==> flow/design.v (excerpt) <==
module huffman(clk, reset, gray_valid, gray_data, CNT_valid, CNT1, CNT2, CNT3, CNT4, CNT5, CNT6,
    code_valid, HC1, HC2, HC3, HC4, HC5, HC6, M1, M2, M3, M4, M5, M6);
input clk;
input reset;
input gray_valid;
input [7:0] gray_data;
output CNT_valid;
output [7:0] CNT1, CNT2, CNT3, CNT4, CNT5, CNT6;
output code_valid;
output [7:0] HC1, HC2, HC3, HC4, HC5, HC6;
output [7:0] M1, M2, M3, M4, M5, M6;
parameter Wait = 0;
parameter GetData = 1;
parameter Bubble = 2;
parameter Calculate = 3;
parameter Reorder = 4;
parameter Done = 5;
reg [2:0] state;
reg [7:0] gray_data_ [1:6];    
reg [5:0] group_ [1:6];        
reg [7:0] huffman_code [1:6];
reg [7:0] Mi_ [1:6];
reg [6:0] data_count;
reg [2:0] x, y;                
reg [2:0] last;                
reg [2:0] z;                   
reg finishGetData, finish;
assign CNT1 = gray_data_[1];
assign CNT2 = gray_data_[2];
assign CNT3 = gray_data_[3];
assign CNT4 = gray_data_[4];
assign CNT5 = gray_data_[5];
assign CNT6 = gray_data_[6];
assign CNT_valid = finishGetData;
assign HC1 = huffman_code[1];
  ...
For scale: ~2500 cells after synthesis, about 240 flip-flops, about 17000 µm² of cells after synthesis.
==> flow/config.mk <==
export PLATFORM = sky130hd
export DESIGN_NAME = huffman
export DESIGN_NICKNAME = huffman
export VERILOG_FILES = /design/flow/design.v
export SDC_FILE = /design/flow/constraint.sdc
export NUM_CORES = 4
export LEC_CHECK = 0
export ABC_AREA = 1
export CAP_MARGIN = 25
export CELL_PAD_IN_SITES_GLOBAL_PLACEMENT = 2
export CORE_ASPECT_RATIO = 1.6
export CORE_MARGIN = 2
export CORE_UTILIZATION = 48
export CTS_CLUSTER_DIAMETER = 244
export GPL_ROUTABILITY_DRIVEN = 1
export MIN_ROUTING_LAYER = met1
export PLACE_DENSITY_LB_ADDON = 0.09
export SETUP_SLACK_MARGIN = -0.13
export SLEW_MARGIN = 40
==> flow/constraint.sdc <==
create_clock -name core_clock -period 3.4 [get_ports {clk}]
set_input_delay 0.6800 -clock core_clock [delete_from_list [all_inputs] [get_ports {clk}]]
set_output_delay 0.6800 -clock core_clock [all_outputs]
set_load 0.01 [all_outputs]
run.sh (not shown) runs the stock make flow with config.mk's settings and CLKGATE_MAP_FILE=.
The starting point died in global placement without I/O (3_1_place_gp_skip_io), error FLW-0024.
Edit:
- ABC_AREA: 1 -> default
- CAP_MARGIN: 25 -> 20
- CELL_PAD_IN_SITES_GLOBAL_PLACEMENT: 2 -> default
- CORE_ASPECT_RATIO: 1.6 -> default
- CORE_UTILIZATION: 48 -> 70
- CTS_CLUSTER_DIAMETER: 244 -> 49
- GPL_ROUTABILITY_DRIVEN: 1 -> default
- MIN_ROUTING_LAYER: met1 -> default
- PLACE_DENSITY_LB_ADDON: 0.09 -> default
- SETUP_SLACK_MARGIN: -0.13 -> 1.03
- SLEW_MARGIN: 40 -> 20
- clock period: 3.4 -> 5.91 ns (I/O delays scaled with it)
What happened:
- The new run finished clean
- synthesized area fell by about 5.5%
- synthesized cell count fell by about 37%
- die area fell by about 35%
Edit:
- CORE_UTILIZATION: 70 -> 65
- CTS_CLUSTER_DIAMETER: 49 -> default
- SETUP_SLACK_MARGIN: 1.03 -> 0.67
- clock period: 5.91 -> 5.24 ns (I/O delays scaled with it)
Outcome:
- With this change the flow finished with negative setup slack left
- final cell count grows by about 4.5%
- global-route usage fell by 5.8 points
- register-to-register slack got worse by 0.13 ns
- routed wire length fell by 17%
- area after synthesis stays the same
- final area increases by about 2.2%
- non-clock buffer count grows by 67
- clock-buffer cell count increases by 6
- worst setup slack loses 0.32 ns
- utilization decreases by 4.4 points
Edit:
- CORE_UTILIZATION: 65 -> 72
- CTS_CLUSTER_SIZE: default -> 51
- PLACE_DENSITY: default -> 0.65
- SETUP_SLACK_MARGIN: 0.67 -> default
- clock period: 5.24 -> 2.99 ns (I/O delays scaled with it)
The new run never finished: it broke off in clock tree synthesis (4_1_cts).
Synthesized area stays the same.
Synthesized cell count stays the same.
Die size decreases by 9.5%.

---

## job 6458
Starting RTL as in the previous note.
## huffman
module huffman(clk, reset, gray_valid, gray_data, CNT_valid, CNT1, CNT2, CNT3, CNT4, CNT5, CNT6,
    code_valid, HC1, HC2, HC3, HC4, HC5, HC6, M1, M2, M3, M4, M5, M6);
clock: 6.2 ns
lec_check: 0
cap_margin: 20
cell_pad_in_sites_global_placement: 3
core_margin: 8
core_utilization: 40
cts_cluster_diameter: 210
slew_margin: 20
Job 6458 ended with every stage complete and zero timing, DRC or antenna violations.
Edits applied to the flow inputs when going from job 6458 to job 3584:
- CORE_MARGIN: 8 -> 2
- ABC_AREA: unset -> 1
- CTS_CLUSTER_SIZE: unset -> 95
- CTS_CLUSTER_DIAMETER: 210 -> 340
- TNS_END_PERCENT: unset -> 5
- PLACE_DENSITY: unset -> 0.41
- CORE_UTILIZATION: 40 -> 66
- CELL_PAD_IN_SITES_GLOBAL_PLACEMENT: 3 -> unset
- the clock period (ns, I/O delays scaled along): 6.2 -> 3.35
--- outcome ---
In job 3584, area of the core region is lower than in job 6458. Of the two candidates, job 6458 has the worse chip footprint and job 3584 the better one. What ended job 3584 was a tool error in global routing (5_1_grt); the run never finished. From job 6458 to job 3584, total I/O pin count did not move at all. The run showing the greater vertical extent of the die is job 6458. Synthesized net count in job 3584 is about 56% above job 6458. Compared with job 6458, job 3584 shows portion of the post-synthesis area used by sequential elements lower by 2.0 points.
## Diff of input files: job 4545 against job 3584
- CORE_UTILIZATION: 66 -> 72
- MAX_ROUTING_LAYER: unset -> met4
- PLACE_DENSITY: 0.41 -> 0.65
- CTS_CLUSTER_SIZE: 95 -> 51
- TNS_END_PERCENT: 5 -> unset
- CTS_CLUSTER_DIAMETER: 340 -> 201
- the clock period (ns, I/O delays scaled along): 3.35 -> 2.99
--- outcome ---
For job 4545, the flow was terminated by a tool error in clock tree synthesis (4_1_cts) and produced no final design. Between job 3584 and job 4545, the global placement routability congestion does not differ in any meaningful way. Reported for job 3584 and job 4545, post-synthesis area per instance turned out identical to the last digit. Job 3584 fits on a die that is larger than the die of job 4545. The post-placement worst setup slack of job 4545 was inferior to that of job 3584. [diff] HPWL after detailed placement, job 4545 relative to job 3584: regression.

---

huffman again, from the RTL that the note above started with.
make LEC_CHECK=0 CAP_MARGIN=35 CELL_PAD_IN_SITES_DETAIL_PLACEMENT=0 CELL_PAD_IN_SITES_GLOBAL_PLACEMENT=3 CORE_ASPECT_RATIO=1.69 CORE_MARGIN=2 CORE_UTILIZATION=57 CTS_CLUSTER_DIAMETER=148 GPL_TIMING_DRIVEN=1 HOLD_SLACK_MARGIN=0.14 MAX_ROUTING_LAYER=met4 MIN_ROUTING_LAYER=met2 SETUP_SLACK_MARGIN=-0.1 SLEW_MARGIN=20 TNS_END_PERCENT=15 finish   # period 5.71 ns
The baseline ended with an error in 3_1_place_gp_skip_io (GPL-0301).
Change:
==> flow/config.mk (replaced) <==
export PLATFORM = sky130hd
export DESIGN_NAME = huffman
export DESIGN_NICKNAME = huffman
export VERILOG_FILES = /design/flow/design.v
export SDC_FILE = /design/flow/constraint.sdc
export NUM_CORES = 4
export LEC_CHECK = 0
export ABC_AREA = 0
export CAP_MARGIN = 20
export CORE_MARGIN = 2
export CORE_UTILIZATION = 72
export CTS_CLUSTER_DIAMETER = 373
export CTS_CLUSTER_SIZE = 100
export PLACE_DENSITY = 0.42
export SLEW_MARGIN = 20
==> flow/constraint.sdc (replaced) <==
create_clock -name core_clock -period 4.52 [get_ports {clk}]
set_input_delay 0.9040 -clock core_clock [delete_from_list [all_inputs] [get_ports {clk}]]
set_output_delay 0.9040 -clock core_clock [all_outputs]
set_load 0.01 [all_outputs]
=> The new run aborted during 5_1_grt. Die size fell by about a fifth. Synthesized area does not change. Synthesized cell count stays the same.
Change:
--- a/flow/config.mk
+++ b/flow/config.mk
@@ -8 +7,0 @@
-export ABC_AREA = 0
@@ -11,4 +10,4 @@
-export CORE_UTILIZATION = 72
-export CTS_CLUSTER_DIAMETER = 373
-export CTS_CLUSTER_SIZE = 100
-export PLACE_DENSITY = 0.42
+export CORE_UTILIZATION = 68
+export CTS_CLUSTER_DIAMETER = 29
+export CTS_CLUSTER_SIZE = 15
+export SETUP_SLACK_MARGIN = 0.69
==> flow/constraint.sdc (replaced) <==
create_clock -name core_clock -period 5.56 [get_ports {clk}]
set_input_delay 1.1120 -clock core_clock [delete_from_list [all_inputs] [get_ports {clk}]]
set_output_delay 1.1120 -clock core_clock [all_outputs]
set_load 0.01 [all_outputs]
The changed run stopped in 5_1_grt on GRT-0232; synthesized cell count is unchanged; area after synthesis is unchanged; die area increases by about 6%.
Change:
--- a/flow/config.mk
+++ b/flow/config.mk
@@ -10,4 +10 @@
-export CORE_UTILIZATION = 68
-export CTS_CLUSTER_DIAMETER = 29
-export CTS_CLUSTER_SIZE = 15
-export SETUP_SLACK_MARGIN = 0.69
+export CORE_UTILIZATION = 40
==> flow/constraint.sdc (replaced) <==
create_clock -name core_clock -period 6.0 [get_ports {clk}]
set_input_delay 1.2000 -clock core_clock [delete_from_list [all_inputs] [get_ports {clk}]]
set_output_delay 1.2000 -clock core_clock [all_outputs]
set_load 0.01 [all_outputs]
The new run completed without violations.
Synthesized area is unchanged.
Synthesized cell count is unchanged.
Die size grows by well over a third.

---

the previous run:
The RTL this note starts from:
==> flow/design.v <==
module huffman(clk, reset, gray_valid, gray_data, CNT_valid, CNT1, CNT2, CNT3, CNT4, CNT5, CNT6,
    code_valid, HC1, HC2, HC3, HC4, HC5, HC6, M1, M2, M3, M4, M5, M6);
input clk;
input reset;
input gray_valid;
input [7:0] gray_data;
output CNT_valid;
output [7:0] CNT1, CNT2, CNT3, CNT4, CNT5, CNT6;
output code_valid;
output [7:0] HC1, HC2, HC3, HC4, HC5, HC6;
output [7:0] M1, M2, M3, M4, M5, M6;
parameter Wait = 0;
parameter GetData = 1;
parameter Bubble = 2;
parameter Calculate = 3;
parameter Reorder = 4;
parameter Done = 5;
reg [2:0] state;
reg [7:0] gray_data_ [1:6];    
reg [5:0] group_ [1:6];        
reg [7:0] huffman_code [1:6];
reg [7:0] Mi_ [1:6];
reg [6:0] data_count;
reg [2:0] x, y;                
reg [2:0] last;                
reg [2:0] z;                   
reg finishGetData, finish;
assign CNT1 = gray_data_[1];
assign CNT2 = gray_data_[2];
assign CNT3 = gray_data_[3];
assign CNT4 = gray_data_[4];
assign CNT5 = gray_data_[5];
assign CNT6 = gray_data_[6];
assign CNT_valid = finishGetData;
assign HC1 = huffman_code[1];
assign HC2 = huffman_code[2];
assign HC3 = huffman_code[3];
assign HC4 = huffman_code[4];
assign HC5 = huffman_code[5];
assign HC6 = huffman_code[6];
assign M1 = Mi_[1];
assign M2 = Mi_[2];
assign M3 = Mi_[3];
assign M4 = Mi_[4];
assign M5 = Mi_[5];
assign M6 = Mi_[6];
assign code_valid = finish;
wire [7:0] upper_w = gray_data_[last - 3'd1];
wire [7:0] lower_w = gray_data_[last];
wire [5:0] upper_g = group_[last - 3'd1];
wire [5:0] lower_g = group_[last];
integer i;
always@(posedge clk)begin
  finishGetData <= 1'b0;
  finish <= 1'b0;
  if(reset)begin
	state <= Wait;
	data_count <= 7'd0;
	x <= 3'd1;
	y <= 3'd1;
	z <= 3'd1;
	last <= 3'd6;
	for(i = 1;i < 7;i = i + 1)begin
		gray_data_[i] <= 8'd0;
		group_[i] <= 6'd1 << (i - 1);
		Mi_[i] <= 8'd0;
		huffman_code[i] <= 8'd0;
	end
  end
  else begin
	case(state)
		Wait, GetData:begin
			if(gray_valid)begin
				state <= GetData;
				for(i = 1;i < 7;i = i + 1)
					if(gray_data == i)
						gray_data_[i] <= gray_data_[i] + 8'd1;
				data_count <= data_count + 7'd1;
				if(data_count == 7'd99)begin
					finishGetData <= 1'b1;
					state <= Bubble;
				end
			end
		end
		Bubble:begin
			if(gray_data_[x] < gray_data_[x + 3'd1])begin
				gray_data_[x] <= gray_data_[x + 3'd1];
				gray_data_[x + 3'd1] <= gray_data_[x];
				group_[x] <= group_[x + 3'd1];
				group_[x + 3'd1] <= group_[x];
			end
			if((x + y) < 6)
				x <= x + 3'd1;
			else begin
				x <= 3'd1;
				if(y == 3'd5)
					state <= Calculate;
				else
					y <= y + 3'd1;
			end
		end
		Calculate:begin
			for(i = 1;i < 7;i = i + 1)begin
				if(lower_g[i - 1])begin
					huffman_code[i] <= huffman_code[i] | (Mi_[i] + 8'd1);
					Mi_[i] <= {Mi_[i][6:0], 1'b1};
				end
				if(upper_g[i - 1])
					Mi_[i] <= {Mi_[i][6:0], 1'b1};
			end
			gray_data_[last - 3'd1] <= upper_w + lower_w;
			group_[last - 3'd1] <= upper_g | lower_g;
			last <= last - 3'd1;
			z <= last - 3'd1;
			if(last == 3'd2)begin
				finish <= 1'b1;
				state <= Done;
			end
			else
				state <= Reorder;
		end
		Reorder:begin
			if(z >= 3'd2 && gray_data_[z - 3'd1] < gray_data_[z])begin
				gray_data_[z] <= gray_data_[z - 3'd1];
				gray_data_[z - 3'd1] <= gray_data_[z];
				group_[z] <= group_[z - 3'd1];
				group_[z - 3'd1] <= group_[z];
				z <= z - 3'd1;
			end
			else
				state <= Calculate;
		end
		default:
			state <= Done;
	endcase
  end
end
endmodule
make LEC_CHECK=0 CAP_MARGIN=20 CORE_MARGIN=2 CORE_UTILIZATION=65 CTS_CLUSTER_DIAMETER=30 HOLD_SLACK_MARGIN=-0.09 SETUP_SLACK_MARGIN=-0.3 SLEW_MARGIN=20 finish   # period 4.6 ns
In the previous run the implementation completed, yet the final layout does not meet the checks, the culprit being negative setup slack.
Input-level comparison between the current run and the previous run:
Settings: HOLD_SLACK_MARGIN: -0.09 -> unset; CORE_UTILIZATION: 65 -> 39; CTS_CLUSTER_DIAMETER: 30 -> unset; SETUP_SLACK_MARGIN: -0.3 -> unset; the clock period (ns, I/O delays scaled along): 4.6 -> 6.0.
==> results <==
In summary, the current run completed successfully, with a layout that passed the timing, DRC and antenna checks. Looking at per-cell routed wire length across the current run and the previous run, the one that comes out lower is the current run. In the tables for the current run and the previous run, global-route usage reads lower with the current run. The previous run has a higher first-iteration DRC count than the current run. Compared the current run vs the previous run, and cell area is down in the current run. Changes observed in the current run relative to the previous run: total power has decreased; total die size has increased. The previous run ended up with met5 as its highest metal layer with signal wires; the current run ended up with met4. Of the current run and the previous run, it is the current run that has the lower post-detailed-routing wire length. The current run — worst setup slack 0.95 ns higher, the previous run as reference. Count of cell instances traversed by the critical path in the current run is 5 lower than in the previous run.

---

== run 1 ==
// huffman: RTL as listed in full above, without the edits since
Settings: LEC_CHECK=0, CAP_MARGIN=35, CELL_PAD_IN_SITES_DETAIL_PLACEMENT=0, CELL_PAD_IN_SITES_GLOBAL_PLACEMENT=3, CORE_ASPECT_RATIO=1.69, CORE_MARGIN=7, CORE_UTILIZATION=57, CTS_CLUSTER_DIAMETER=148, CTS_CLUSTER_SIZE=61, GPL_TIMING_DRIVEN=0, HOLD_SLACK_MARGIN=0.14, MAX_ROUTING_LAYER=met4, MIN_ROUTING_LAYER=met2, SETUP_SLACK_MARGIN=-0.1, SLEW_MARGIN=35, TNS_END_PERCENT=15; clock period 5.71 ns.
FAIL run 1 @ 3_1_place_gp_skip_io: tool exited with error
Setup changes, run 1 to run 2
Settings: CELL_PAD_IN_SITES_DETAIL_PLACEMENT: 0 -> unset; CORE_ASPECT_RATIO: 1.69 -> unset; GPL_ROUTABILITY_DRIVEN: unset -> 1; MIN_ROUTING_LAYER: met2 -> unset; HOLD_SLACK_MARGIN: 0.14 -> -0.04; CORE_MARGIN: 7 -> 9; CTS_CLUSTER_DIAMETER: 148 -> 210; CORE_UTILIZATION: 57 -> 40; GPL_TIMING_DRIVEN: 0 -> unset; CAP_MARGIN: 35 -> 25; MAX_ROUTING_LAYER: met4 -> unset; TNS_END_PERCENT: 15 -> unset; SLEW_MARGIN: 35 -> 40; CTS_CLUSTER_SIZE: 61 -> unset; SETUP_SLACK_MARGIN: -0.1 -> unset; the clock period (ns, I/O delays scaled along): 5.71 -> 6.2.
[summary]
- Status | run 2 and run 1 | clean except run 1
- As far as yosys stat chip area goes, run 1 and run 2 are indistinguishable; the numbers are identical.
- Note that the die height recorded for run 1 amounts to 1.06 times the value seen in run 2.
- Compared with run 1, in run 2 area after synthesis held steady; core region area grew by about 40%; synthesized instance count held steady.
- From run 1 to run 2 the numbers moved as follows: post-synthesis simple-gate area fraction saw little to no change; overall die width +53%; starting utilization of the core area now smaller.
- [run 2] number of placement rows fell 7 relative to run 1
- When run 2 is measured against run 1, its die area turns out 14000 sq um higher.
What run 3 does differently from run 2 at the input level:
Settings: clearing GPL_ROUTABILITY_DRIVEN, which used to be 1; clearing CTS_CLUSTER_DIAMETER, which used to be 210; swapping 9 for 2 in CORE_MARGIN; clearing HOLD_SLACK_MARGIN, which used to be -0.04; clearing CELL_PAD_IN_SITES_GLOBAL_PLACEMENT, which used to be 3; swapping 40 for 20 in SLEW_MARGIN; swapping 40 for 71 in CORE_UTILIZATION; swapping 25 for 20 in CAP_MARGIN; swapping 6.2 for 3.27 in the clock period (ns, I/O delays scaled along).
Run status, run 3: aborted in 4_1_cts, error DPL-0038
Note that the placeable core area recorded for run 2 amounts to 1.8 times the value seen in run 3.
From run 2 to run 3, number of storage elements in the synthesis netlist did not move at all.
Compared with run 2, run 3 shows a total placed cells including tap cells that is 18 higher.
Setup changes, run 3 to run 4
Settings: setting CTS_CLUSTER_SIZE to 51 for the first time; setting HOLD_SLACK_MARGIN to 0.3 for the first time; setting ABC_AREA to 1 for the first time; setting CTS_CLUSTER_DIAMETER to 360 for the first time; changing CORE_UTILIZATION from 71 to 72; setting PLACE_DENSITY to 0.65 for the first time; changing the clock period (ns, I/O delays scaled along) from 3.27 to 2.99.
Findings:
The flow ended early for run 4: it failed with a tool error in 4_1_cts. Looking at synthesized-area fraction occupied by and/or/nand/nor cells, run 4 sits 16 points above run 3. In the flow results for run 4 and run 3, the xor and xnor area share after synthesis is larger on run 3. From run 3 to run 4 the numbers moved as follows: core outline area moved up; sequential element share of the synthesized area moved down. Run 4 vs run 3: cell row count up by a few percent. Compared run 4 vs run 3, and summed instance area of the synthesized netlist is up in run 4.
## Diff of input files: run 5 against run 4
Settings: SETUP_SLACK_MARGIN newly set to 0.67; HOLD_SLACK_MARGIN removed (was 0.3); CORE_UTILIZATION changed from 72 to 65; ABC_AREA removed (was 1); PLACE_DENSITY removed (was 0.65); CTS_CLUSTER_DIAMETER changed from 360 to 41; CTS_CLUSTER_SIZE changed from 51 to 72; the clock period (ns, I/O delays scaled along) changed from 2.99 to 5.24.
==> comparison <==
- Run 5: PASS, flow complete, no timing, DRC or antenna violations
- From run 4 to run 5 the numbers moved as follows: chip area estimate from yosys synthesis moved down; portion of netlist area occupied by mux cells moved up; total instance count after detailed placement moved down; area fraction in xor and xnor cells moved up.
- Run 5 against run 4: floorplan core area grew by 4.2%, placed wire-length estimate after detailed placement shrank by about 33%, die area grew by 4.6%, pre-CTS worst setup slack grew by 1.14 ns.
- Relative to run 4, compound-cell area share of the yosys netlist has decreased by 4.5 points in run 5.
[inputs] run 6 vs run 5
Settings: removing CTS_CLUSTER_SIZE (formerly 72); changing CTS_CLUSTER_DIAMETER from 41 to 29; changing SETUP_SLACK_MARGIN from 0.67 to 0.69; changing the clock period (ns, I/O delays scaled along) from 5.24 to 5.76.
--- outcome ---
The final layout from run 6, which completed every stage, passed the timing, DRC and antenna checks at the end of the flow. Summary of the comparison: clock power is higher in run 6, relative to run 5. Via count for run 6: 926 down relative to run 5. Per the comparison of run 6 with run 5, power picked up an extra 160 uW; worst clock skew -0.023 ns.
Power figures rest on the tool's default switching activity, not on a simulated workload.
